Setup of run A:
## pt100_temp
module pt100_temp (
    input  wire        clk,
    input  wire        rst,
    input  wire        in_valid,
    output wire        in_ready,
    input  wire [11:0] yk,
    output wire        out_valid,
    output wire [27:0] temp,
    output wire [27:0] temp_filt,
    output wire        alarm
    );
parameter Q = 15;
parameter N = 28;
localparam HT = 2457600;  
localparam T_IDLE = 2'd0;
localparam T_CONV = 2'd1;
localparam T_FILT = 2'd2;
localparam T_OUT  = 2'd3;
reg [1:0] tstate;
reg alarm_r;
wire conv_done;
wire [N-1:0] yT;
assign in_ready  = (tstate == T_IDLE);
assign out_valid = (tstate == T_OUT);
assign temp      = yT;
assign alarm     = alarm_r;
wire accept = in_valid && in_ready;
bits2temp1 #(Q,N) conv (
    .clk(clk), .rst(rst), .start(accept), .yk(yk), .done(conv_done), .yT(yT));
lowpass_filter #(Q,N) filt (
    .clk(clk), .rst(rst), .start(conv_done), .yT(yT), .yT_filt(temp_filt));
always @(posedge clk) begin
    if (conv_done)
        alarm_r <= (yT > HT);
end
always @(posedge clk) begin
    if (rst)
        tstate <= T_IDLE;
    else begin
        case (tstate)
        T_IDLE: if (accept) tstate <= T_CONV;
        T_CONV: if (conv_done) tstate <= T_FILT;
        T_FILT: tstate <= T_OUT;
        T_OUT:  tstate <= T_IDLE;
        endcase
    end
end
endmodule
For scale: roughly 12,000 cells after synthesis, roughly 630 flip-flops, roughly 0.087 sq mm of cells after synthesis.
clock: 14.7 ns
lec_check: 0
abc_area: 1
cap_margin: 20
core_margin: 2
core_utilization: 65
cts_cluster_diameter: 170
gpl_routability_driven: 1
max_routing_layer: met4
min_routing_layer: met1
place_density_lb_addon: 0.04
setup_slack_margin: 0.26
slew_margin: 35
tns_end_percent: 5
run.sh (not shown) runs the stock make flow with config.mk's settings and CLKGATE_MAP_FILE=.
Run A never completed; the flow aborted with a tool error in global routing (5_1_grt).
For run B, these inputs were changed with respect to run A:
Settings: clearing MAX_ROUTING_LAYER, which used to be met4; clearing CTS_CLUSTER_DIAMETER, which used to be 170; putting PLACE_DENSITY at 0.6 where nothing was set; clearing ABC_AREA, which used to be 1; swapping 65 for 28 in CORE_UTILIZATION; clearing MIN_ROUTING_LAYER, which used to be met1; clearing SETUP_SLACK_MARGIN, which used to be 0.26; clearing TNS_END_PERCENT, which used to be 5; swapping 35 for 20 in SLEW_MARGIN; clearing GPL_ROUTABILITY_DRIVEN, which used to be 1; clearing PLACE_DENSITY_LB_ADDON, which used to be 0.04; swapping 14.7 for 22.1 in the clock period (ns, I/O delays scaled along).
Findings:
- Run B completed; timing, DRC and antenna clean
- Summary of run B over run A: per-instance average area after synthesis now sits higher; row count now sits higher; core region area now sits higher.
- [compare] base=run A new=run B: chip height saw an increase; area share of xor/xnor cells in the synthesized design went up 0.64 points; setup fix buffers added after clock tree synthesis went down 21; number of buffers on the longest clock path now sits at about the same level.
- Post-synthesis chip area from yosys is lower on run B
The following lists how run C was set up differently from run B:
Settings: an added CTS_CLUSTER_SIZE of 97; an added TNS_END_PERCENT of 20; an added CTS_CLUSTER_DIAMETER of 285; a change of CORE_UTILIZATION from 28 to 69; a change of PLACE_DENSITY from 0.6 to 0.4; a change of the clock period (ns, I/O delays scaled along) from 22.1 to 15.3.
## What came out
Among run B and run C, the run that stopped before the end is run C, and it is the only one. Note that the final weighted congestion in routability-driven placement recorded for run C amounts to 1.09 times the value seen in run B. Comparing run C against run B, there is no change at all in area after synthesis. Taking run B as the reference, in run C number of levels the H-tree was split into shows a reduction of 2, post-cts gate resize count climbed 248, full die area went down 0.18 sq mm.

== try-maple ==
Starting RTL as in the previous note.
Settings: LEC_CHECK=0, CAP_MARGIN=20, CORE_MARGIN=2, CORE_UTILIZATION=72, MAX_ROUTING_LAYER=met4, PLACE_DENSITY_LB_ADDON=0.0, SETUP_SLACK_MARGIN=-1.17, SLEW_MARGIN=20; clock period 15.3 ns.
try-maple: aborted in 5_1_grt (tool error)
## Diff of input files: try-amber against try-maple
Settings: PLACE_DENSITY newly set to 0.6; MAX_ROUTING_LAYER removed (was met4); SETUP_SLACK_MARGIN removed (was -1.17); CORE_UTILIZATION changed from 72 to 40; PLACE_DENSITY_LB_ADDON removed (was 0.0); the clock period (ns, I/O delays scaled along) changed from 15.3 to 14.7.
Notes after the runs:
- | maximum buffer depth of the clock tree | try-amber vs try-maple | ≈ equal |
- Per the comparison of try-amber with try-maple, estimated wirelength of the detail-placed design decreased by 23000 um relative to the old numbers; count of library flops with an enable pin has remained practically unchanged; horizontal extent of the die moved up; core area now larger.
- From the logs: try-amber reached the end of the flow and failed the layout checks with setup timing.
- Taking try-maple as the reference, in try-amber TritonCTS sink count shows no meaningful change, basic-gate share of the synthesized area counting and, or, nand and nor cells held.
- Against try-maple, try-amber comes in about 80% higher on chip area.
## Diff of input files: try-zinc against try-amber
Settings: putting GPL_ROUTABILITY_DRIVEN at 1 where nothing was set; putting CTS_CLUSTER_SIZE at 72 where nothing was set; swapping 20 for 35 in SLEW_MARGIN; putting CORE_ASPECT_RATIO at 1.51 where nothing was set; clearing PLACE_DENSITY, which used to be 0.6; putting PLACE_DENSITY_LB_ADDON at 0.04 where nothing was set; putting MIN_ROUTING_LAYER at met1 where nothing was set; putting SETUP_SLACK_MARGIN at -0.01 where nothing was set; putting MAX_ROUTING_LAYER at met4 where nothing was set; putting CTS_CLUSTER_DIAMETER at 222 where nothing was set; swapping 40 for 72 in CORE_UTILIZATION; putting ABC_AREA at 1 where nothing was set.
[summary]
Diff try-amber -> try-zinc: synthesized cell count +23%, sum of net half-perimeters after detailed placement now sits higher, placed standard-cell area decreased 3000 sq um, buffer count from post-CTS setup fixing went down by 75. Diff try-amber -> try-zinc: fraction of the mapped netlist area in simple logic gates picked up an extra 6.5 points; clock buffer count from CTS lost 63; final RePlAce weighted congestion picked up an extra 25%. The mean cell area of the mapped netlist number comes out lower for try-zinc vs try-amber. The flow ran to completion for all of try-amber and try-zinc but try-zinc, which stopped partway. The flow completed for try-amber, but it is not clean: the layout still shows setup timing. NOTE synthesized area try-amber->try-zinc increased by a few percent. The chip area estimate from yosys synthesis of try-zinc exceeds that of try-amber by about 4.5%.
diff inputs: try-zinc => try-fjord
Settings: setting TNS_END_PERCENT to 5 for the first time; removing CORE_ASPECT_RATIO (formerly 1.51); removing ABC_AREA (formerly 1); changing CTS_CLUSTER_SIZE from 72 to 61; changing SETUP_SLACK_MARGIN from -0.01 to 1.21; changing CTS_CLUSTER_DIAMETER from 222 to 29; removing PLACE_DENSITY_LB_ADDON (formerly 0.04); removing MAX_ROUTING_LAYER (formerly met4); changing the clock period (ns, I/O delays scaled along) from 14.7 to 4.68.
### Flow results
try-fjord terminated abnormally: 4_1_cts reported DPL-0033. Re number of rows created at floorplan: try-fjord and try-zinc aren't equal, and the lower value belongs to try-fjord. Across both runs, number of standard cells after synthesis was lower for try-fjord than for try-zinc. try-fjord against try-zinc; die area is down by a few percent.

Starting RTL as in the previous note.
## pt100_temp
module pt100_temp (
    input  wire        clk,
    input  wire        rst,
    input  wire        in_valid,
    output wire        in_ready,
    input  wire [11:0] yk,
    output wire        out_valid,
    output wire [27:0] temp,
    output wire [27:0] temp_filt,
    output wire        alarm
    );
Settings: LEC_CHECK=0, CAP_MARGIN=20, CORE_MARGIN=2, CORE_UTILIZATION=40, PLACE_DENSITY=0.6, SLEW_MARGIN=20; clock period 22.1 ns.
Next try:
--- a/flow/config.mk
+++ b/flow/config.mk
@@ -7,0 +8 @@
+export ABC_AREA = 1
@@ -10,2 +11,4 @@
-export CORE_UTILIZATION = 40
-export PLACE_DENSITY = 0.6
+export CORE_UTILIZATION = 72
+export MAX_ROUTING_LAYER = met4
+export PLACE_DENSITY = 0.64
+export SETUP_SLACK_MARGIN = 2.03
==> flow/constraint.sdc (replaced) <==
create_clock -name core_clock -period 18.6 [get_ports {clk}]
set_input_delay 3.7200 -clock core_clock [delete_from_list [all_inputs] [get_ports {clk}]]
set_output_delay 3.7200 -clock core_clock [all_outputs]
set_load 0.01 [all_outputs]
After rerunning: This time the run stopped in 5_1_grt (GRT-0232); die area went down by 42%; synthesized area went up by 4.5%; synthesized cell count went up by 23%.
Next try:
--- a/flow/config.mk
+++ b/flow/config.mk
@@ -11,0 +12,3 @@
+export CTS_CLUSTER_DIAMETER = 222
+export CTS_CLUSTER_SIZE = 72
+export GPL_ROUTABILITY_DRIVEN = 1
@@ -13,3 +16,4 @@
-export PLACE_DENSITY = 0.64
-export SETUP_SLACK_MARGIN = 2.03
-export SLEW_MARGIN = 20
+export MIN_ROUTING_LAYER = met1
+export PLACE_DENSITY_LB_ADDON = 0.01
+export SETUP_SLACK_MARGIN = 4.29
+export SLEW_MARGIN = 35
==> flow/constraint.sdc (replaced) <==
create_clock -name core_clock -period 14.7 [get_ports {clk}]
set_input_delay 2.9400 -clock core_clock [delete_from_list [all_inputs] [get_ports {clk}]]
set_output_delay 2.9400 -clock core_clock [all_outputs]
set_load 0.01 [all_outputs]
After rerunning: The changed run died in 5_1_grt (ODB-0269); area after synthesis stays the same; synthesized cell count stays the same; die area stays the same.
Next try:
--- a/flow/config.mk
+++ b/flow/config.mk
@@ -11,3 +11,2 @@
-export CORE_UTILIZATION = 72
-export CTS_CLUSTER_DIAMETER = 222
-export CTS_CLUSTER_SIZE = 72
+export CORE_UTILIZATION = 65
+export CTS_CLUSTER_DIAMETER = 170
@@ -17,2 +16,2 @@
-export PLACE_DENSITY_LB_ADDON = 0.01
-export SETUP_SLACK_MARGIN = 4.29
+export PLACE_DENSITY_LB_ADDON = 0.02
+export SETUP_SLACK_MARGIN = 0.26
@@ -19,0 +19 @@
+export TNS_END_PERCENT = 5
After rerunning:
- The new run never finished: it broke off in 5_1_grt (ODB-0269)
- die size increases by 11%
- synthesized area stays the same
- synthesized cell count does not change

== oak ==
pt100_temp again, from the RTL that the note above started with.
export LEC_CHECK = 0
export CAP_MARGIN = 20
export CORE_MARGIN = 2
export CORE_UTILIZATION = 72
export PLACE_DENSITY_LB_ADDON = 0.0
export SETUP_SLACK_MARGIN = 2.03
export SLEW_MARGIN = 20
create_clock -name core_clock -period 18.6 [get_ports {clk}]
oak: full flow OK, the timing, DRC and antenna checks passed
### oak -> pine
# oak
export LEC_CHECK = 0
export CAP_MARGIN = 20
export CORE_MARGIN = 2
export CORE_UTILIZATION = 72
export PLACE_DENSITY_LB_ADDON = 0.0
export SETUP_SLACK_MARGIN = 2.03
export SLEW_MARGIN = 20
create_clock -name core_clock -period 18.6 [get_ports {clk}]
# pine
export LEC_CHECK = 0
export CAP_MARGIN = 20
export CORE_MARGIN = 2
export CORE_UTILIZATION = 72
export PLACE_DENSITY_LB_ADDON = 0.0
export SETUP_SLACK_MARGIN = 5.0
export SLEW_MARGIN = 20
create_clock -name core_clock -period 18.6 [get_ports {clk}]
### Flow results
Complete run, failing final checks: pine, reason capacitance limit, slew limit.
Measured against each other, oak and pine differ in met2 routing resource usage after global routing, the lower figure coming from pine.
Against oak, pine reports a final period demand of the worst path that is higher.
In pine, non-clock buffer count is higher than in oak.
In pine, cell-internal power is lower than in oak.
[compare] base=oak new=pine: synthesized cell count held, worst slack on hold paths now sits higher, total power draw held, setup slack has decreased, met3 routing resource usage after global routing dropped 0.19 points.
Inputs modified between pine and birch:
# pine
export LEC_CHECK = 0
export CAP_MARGIN = 20
export CORE_MARGIN = 2
export CORE_UTILIZATION = 72
export PLACE_DENSITY_LB_ADDON = 0.0
export SETUP_SLACK_MARGIN = 5.0
export SLEW_MARGIN = 20
create_clock -name core_clock -period 18.6 [get_ports {clk}]
# birch
export LEC_CHECK = 0
export CAP_MARGIN = 20
export CELL_PAD_IN_SITES_GLOBAL_PLACEMENT = 3
export CORE_MARGIN = 2
export CORE_UTILIZATION = 40
export GPL_ROUTABILITY_DRIVEN = 0
export HOLD_SLACK_MARGIN = 0.06
export PLACE_DENSITY = 0.6
export SLEW_MARGIN = 15
create_clock -name core_clock -period 24.0 [get_ports {clk}]
Results
birch completed end to end with timing, DRC and antenna clean. In birch, the site row count came out 35% above the value in pine. Against pine as the reference, birch delivers a higher least setup slack across all paths after layout. birch ended up with a higher clock-buffer cell count than pine did. Higher highest attainable clock frequency among birch and pine: pine. Number of gates resized after cts (birch over pine): decrease, 307. | via count | birch vs pine | better |.

Starting RTL as in the previous note.
Design pt100_temp, start of the top module:
module pt100_temp (
    input  wire        clk,
    input  wire        rst,
    input  wire        in_valid,
    output wire        in_ready,
    input  wire [11:0] yk,
    output wire        out_valid,
    output wire [27:0] temp,
    output wire [27:0] temp_filt,
    output wire        alarm
    );
parameter Q = 15;
parameter N = 28;
localparam HT = 2457600;  
localparam T_IDLE = 2'd0;
localparam T_CONV = 2'd1;
localparam T_FILT = 2'd2;
localparam T_OUT  = 2'd3;
reg [1:0] tstate;
reg alarm_r;
wire conv_done;
wire [N-1:0] yT;
assign in_ready  = (tstate == T_IDLE);
assign out_valid = (tstate == T_OUT);
assign temp      = yT;
assign alarm     = alarm_r;
wire accept = in_valid && in_ready;
bits2temp1 #(Q,N) conv (
    .clk(clk), .rst(rst), .start(accept), .yk(yk), .done(conv_done), .yT(yT));
lowpass_filter #(Q,N) filt (
    .clk(clk), .rst(rst), .start(conv_done), .yT(yT), .yT_filt(temp_filt));
always @(posedge clk) begin
    if (conv_done)
        alarm_r <= (yT > HT);
end
always @(posedge clk) begin
    if (rst)
        tstate <= T_IDLE;
    else begin
        case (tstate)
        T_IDLE: if (accept) tstate <= T_CONV;
        T_CONV: if (conv_done) tstate <= T_FILT;
        T_FILT: tstate <= T_OUT;
        T_OUT:  tstate <= T_IDLE;
        endcase
    end
end
endmodule
export LEC_CHECK = 0
export ABC_AREA = 1
export CAP_MARGIN = 5
export CELL_PAD_IN_SITES_DETAIL_PLACEMENT = 2
export CORE_MARGIN = 8
export CORE_UTILIZATION = 38
export GPL_ROUTABILITY_DRIVEN = 1
export GPL_TIMING_DRIVEN = 0
export HOLD_SLACK_MARGIN = -0.01
export PLACE_DENSITY_LB_ADDON = 0.07
export SETUP_SLACK_MARGIN = 1.07
export SLEW_MARGIN = 10
export TNS_END_PERCENT = 15
create_clock -name core_clock -period 13.7 [get_ports {clk}]
The baseline finished but fails on capacitance limit, slew limit, setup timing.
Next try:
- CAP_MARGIN: 5 -> 20
- CELL_PAD_IN_SITES_DETAIL_PLACEMENT: 2 -> not set
- CORE_MARGIN: 8 -> 2
- CORE_UTILIZATION: 38 -> 72
- GPL_ROUTABILITY_DRIVEN: 1 -> not set
- GPL_TIMING_DRIVEN: 0 -> not set
- HOLD_SLACK_MARGIN: -0.01 -> not set
- MAX_ROUTING_LAYER: not set -> met4
- PLACE_DENSITY_LB_ADDON: 0.07 -> 0.01
- SETUP_SLACK_MARGIN: 1.07 -> 2.03
- SLEW_MARGIN: 10 -> 20
- TNS_END_PERCENT: 15 -> not set
- clock period: 13.7 -> 18.6 ns (I/O delays scaled with it)
Result: This time the run did not get past 5_1_grt; die area fell by 49%; area after synthesis does not change; synthesized cell count stays the same.
Next try:
- ABC_AREA: 1 -> not set
- CAP_MARGIN: 20 -> 40
- CELL_PAD_IN_SITES_DETAIL_PLACEMENT: not set -> 2
- CELL_PAD_IN_SITES_GLOBAL_PLACEMENT: not set -> 0
- CORE_MARGIN: 2 -> 8
- CORE_UTILIZATION: 72 -> 23
- SETUP_SLACK_MARGIN: 2.03 -> 0.61
- clock period: 18.6 -> 12.3 ns (I/O delays scaled with it)
With this change the flow completed, yet does not pass: setup timing.
Area after synthesis drops by about 4.3%.
Synthesized cell count fell by about 19%.
Die area climbs to 3.1 times its value.
Next try:
- ABC_AREA: not set -> 1
- CAP_MARGIN: 40 -> 20
- CELL_PAD_IN_SITES_DETAIL_PLACEMENT: 2 -> not set
- CELL_PAD_IN_SITES_GLOBAL_PLACEMENT: 0 -> not set
- CORE_MARGIN: 8 -> 2
- CORE_UTILIZATION: 23 -> 72
- CTS_CLUSTER_DIAMETER: not set -> 210
- CTS_CLUSTER_SIZE: not set -> 52
- MAX_ROUTING_LAYER: met4 -> not set
- PLACE_DENSITY: not set -> 0.6
- PLACE_DENSITY_LB_ADDON: 0.01 -> not set
- SETUP_SLACK_MARGIN: 0.61 -> not set
- clock period: 12.3 -> 13.7 ns (I/O delays scaled with it)
The changed run did not get past 5_1_grt.
Area after synthesis rises by 4.5%.
Synthesized cell count rises by 23%.
Die size fell by 68%.
Power figures rest on the tool's default switching activity, not on a simulated workload.
